## onyx
Design archon_top, start of the top module:
module archon_top (
    input wire clk,
    input wire reset,  
    input wire [15:0] external_entropy_in,  
    input wire [7:0] analog_entropy_raw,    
    input wire [1:0] ml_predicted_action,  
    input wire ml_risk_flag_top,           
    input wire manual_lock_top,            
    input wire analog_lock_override,
    input wire analog_flush_override,
    input wire quantum_override_signal,  
    input wire [1:0] mission_profile,          
    input wire override_authentication_valid,  
    input wire [7:0] entropy_threshold_fsm,    
    output wire [3:0] cpu_debug_pc,
    output wire [15:0] cpu_debug_instr,
    output wire cpu_debug_stall,
    output wire cpu_debug_flush,
    output wire cpu_debug_lock,
    output wire [7:0] cpu_debug_fsm_entropy_log,
    output wire [2:0] cpu_debug_fsm_instr_type_log,
    output wire cpu_debug_hazard_flag,
    output wire [1:0] cpu_debug_fsm_state,
    output wire cpu_debug_shock_detected,
    output wire [1:0] cpu_debug_classified_entropy,
    output wire system_enable_fire_pulse  
);
    wire archon_top_internal_hazard_to_cpu = 1'b0;  
    pipeline_cpu u_pipeline_cpu (
        .clk(clk),
        .reset(reset),
        .external_entropy_in(external_entropy_in),
        .analog_entropy_raw_in(analog_entropy_raw),
        .ml_predicted_action(ml_predicted_action),  
        .ml_risk_flag_in(ml_risk_flag_top),
        .manual_lock_in(manual_lock_top),
        .internal_hazard_flag_for_fsm(archon_top_internal_hazard_to_cpu),
        .analog_lock_override_in(analog_lock_override),
        .analog_flush_override_in(analog_flush_override),
        .quantum_override_signal_in(quantum_override_signal),
        .mission_profile_in(mission_profile),
        .override_authentication_valid_in(override_authentication_valid),
        .entropy_threshold_fsm_in(entropy_threshold_fsm),
        .debug_pc(cpu_debug_pc),
        .debug_instr(cpu_debug_instr),
  ...
Size in the first run: about 3,200 cells after synthesis, roughly 370 flip-flops, roughly 85 I/O pins, roughly 26,000 sq um of cells after synthesis.
clock: 20.0 ns
lec_check: 0
abc_area: 1
cap_margin: 20
cell_pad_in_sites_detail_placement: 0
core_margin: 2
core_utilization: 40
cts_cluster_diameter: 146
gpl_timing_driven: 0
slew_margin: 20
run.sh (not shown) runs the stock make flow with config.mk's settings and CLKGATE_MAP_FILE=.
Setup changes, onyx to amber
- ABC_AREA: 1 -> unset
- CTS_CLUSTER_DIAMETER: 146 -> unset
- GPL_TIMING_DRIVEN: 0 -> unset
- CELL_PAD_IN_SITES_DETAIL_PLACEMENT: 0 -> unset
- the clock period (ns, I/O delays scaled along): 20.0 -> 17.8
==> comparison <==
Looking at the reports, amber completed the entire flow and the layout it produced met the timing, design-rule and antenna checks.
Compare amber and onyx | critical path depth higher: onyx
For post-synthesis average cell area, dividing the value from amber by the value from onyx gives 1.20.
Between amber and onyx, the difference in hold slack is negligible.
Taking onyx as the reference point, the total length of routed met2 wires of amber rises by 6.3%.
Inputs modified between amber and tundra:
- CORE_UTILIZATION changed from 40 to 70
- the clock period (ns, I/O delays scaled along) changed from 17.8 to 6.22
==> comparison <==
Going from amber to tundra, final number of setup-violating endpoints now sits higher; post-CTS setup-driven buffer insertion count moved up. From the logs: tundra reached the end of the flow and failed the layout checks with setup timing. Sort amber and tundra by remaining max-slew budget at the tightest pin, descending, and tundra comes first. Going from amber to tundra, the non-clock buffer count was found to have gone up by 213. Looking at count of fill cells added during filler insertion, tundra sits 66% below amber. Compared with amber, tundra instantiates a smaller number of cells. When tundra is set beside amber, its met2 usage turns out to be 30 points larger.
For fjord, these inputs were changed with respect to tundra:
- CTS_CLUSTER_SIZE: unset -> 35
- CORE_UTILIZATION: 70 -> 71
- the clock period (ns, I/O delays scaled along): 6.22 -> 11.0
Findings:
Of fjord and tundra, none finishes clean. fjord finished all stages; layout check result: FAIL, due to setup timing. Finished, but not clean: tundra, with setup timing. fjord reports its first element of the critical path as ml_predicted_action[1] while tundra reports ml_predicted_action[0]. fjord has layout filler cell count above what tundra had. Across both runs, global-route wire length before repair was lower for fjord than for tundra. fjord packs its core looser than tundra. The data arrival time of the worst path in fjord was higher than what tundra gave. Per the comparison of fjord with tundra, width of the chip saw a decrease.

========
archon_top again, from the RTL that the note above started with.
==> flow/config.mk <==
export PLATFORM = sky130hd
export DESIGN_NAME = archon_top
export DESIGN_NICKNAME = archon_top
export VERILOG_FILES = /design/flow/design.v
export SDC_FILE = /design/flow/constraint.sdc
export NUM_CORES = 4
export LEC_CHECK = 0
export ABC_AREA = 1
export CAP_MARGIN = 20
export CORE_MARGIN = 2
export CORE_UTILIZATION = 71
export CTS_CLUSTER_DIAMETER = 224
export PLACE_DENSITY_LB_ADDON = 0.06
export SLEW_MARGIN = 20
==> flow/constraint.sdc <==
create_clock -name core_clock -period 9.88 [get_ports {clk}]
set_input_delay 1.9760 -clock core_clock [delete_from_list [all_inputs] [get_ports {clk}]]
set_output_delay 1.9760 -clock core_clock [all_outputs]
set_load 0.01 [all_outputs]
The first run finished but fails on setup timing.
Then changed:
CAP_MARGIN = 15   (was 20)
CORE_UTILIZATION = 72   (was 71)
CTS_CLUSTER_DIAMETER = unset   (was 224)
CTS_CLUSTER_SIZE = 100   (was unset)
PLACE_DENSITY_LB_ADDON = unset   (was 0.06)
Effect: The new run completed and failed the layout checks on setup timing. Worst setup slack improves by 0.099 ns. Die size fell by 1.4%. Final cell count falls by 0.45%. Clock skew barely changes. Flip-flop count stays the same. Area after synthesis does not change.
Then changed:
CORE_ASPECT_RATIO = 0.96   (was unset)
CTS_CLUSTER_DIAMETER = 381   (was unset)
CTS_CLUSTER_SIZE = 15   (was 100)
GPL_ROUTABILITY_DRIVEN = 0   (was unset)
HOLD_SLACK_MARGIN = 0.29   (was unset)
MAX_ROUTING_LAYER = met4   (was unset)
PLACE_DENSITY_LB_ADDON = 0.06   (was unset)
SETUP_SLACK_MARGIN = -0.2   (was unset)
SLEW_MARGIN = 15   (was 20)
TNS_END_PERCENT = 95   (was unset)
=> The changed run finished but fails on setup timing; sequential cell count does not change; design area went down slightly; synthesized area is unchanged; maximum frequency went down slightly; first-iteration DRC count went down by a few percent; hold slack is worse by 0.028 ns; die size hardly moves; sequential share of layout area went up by 0.32 points.
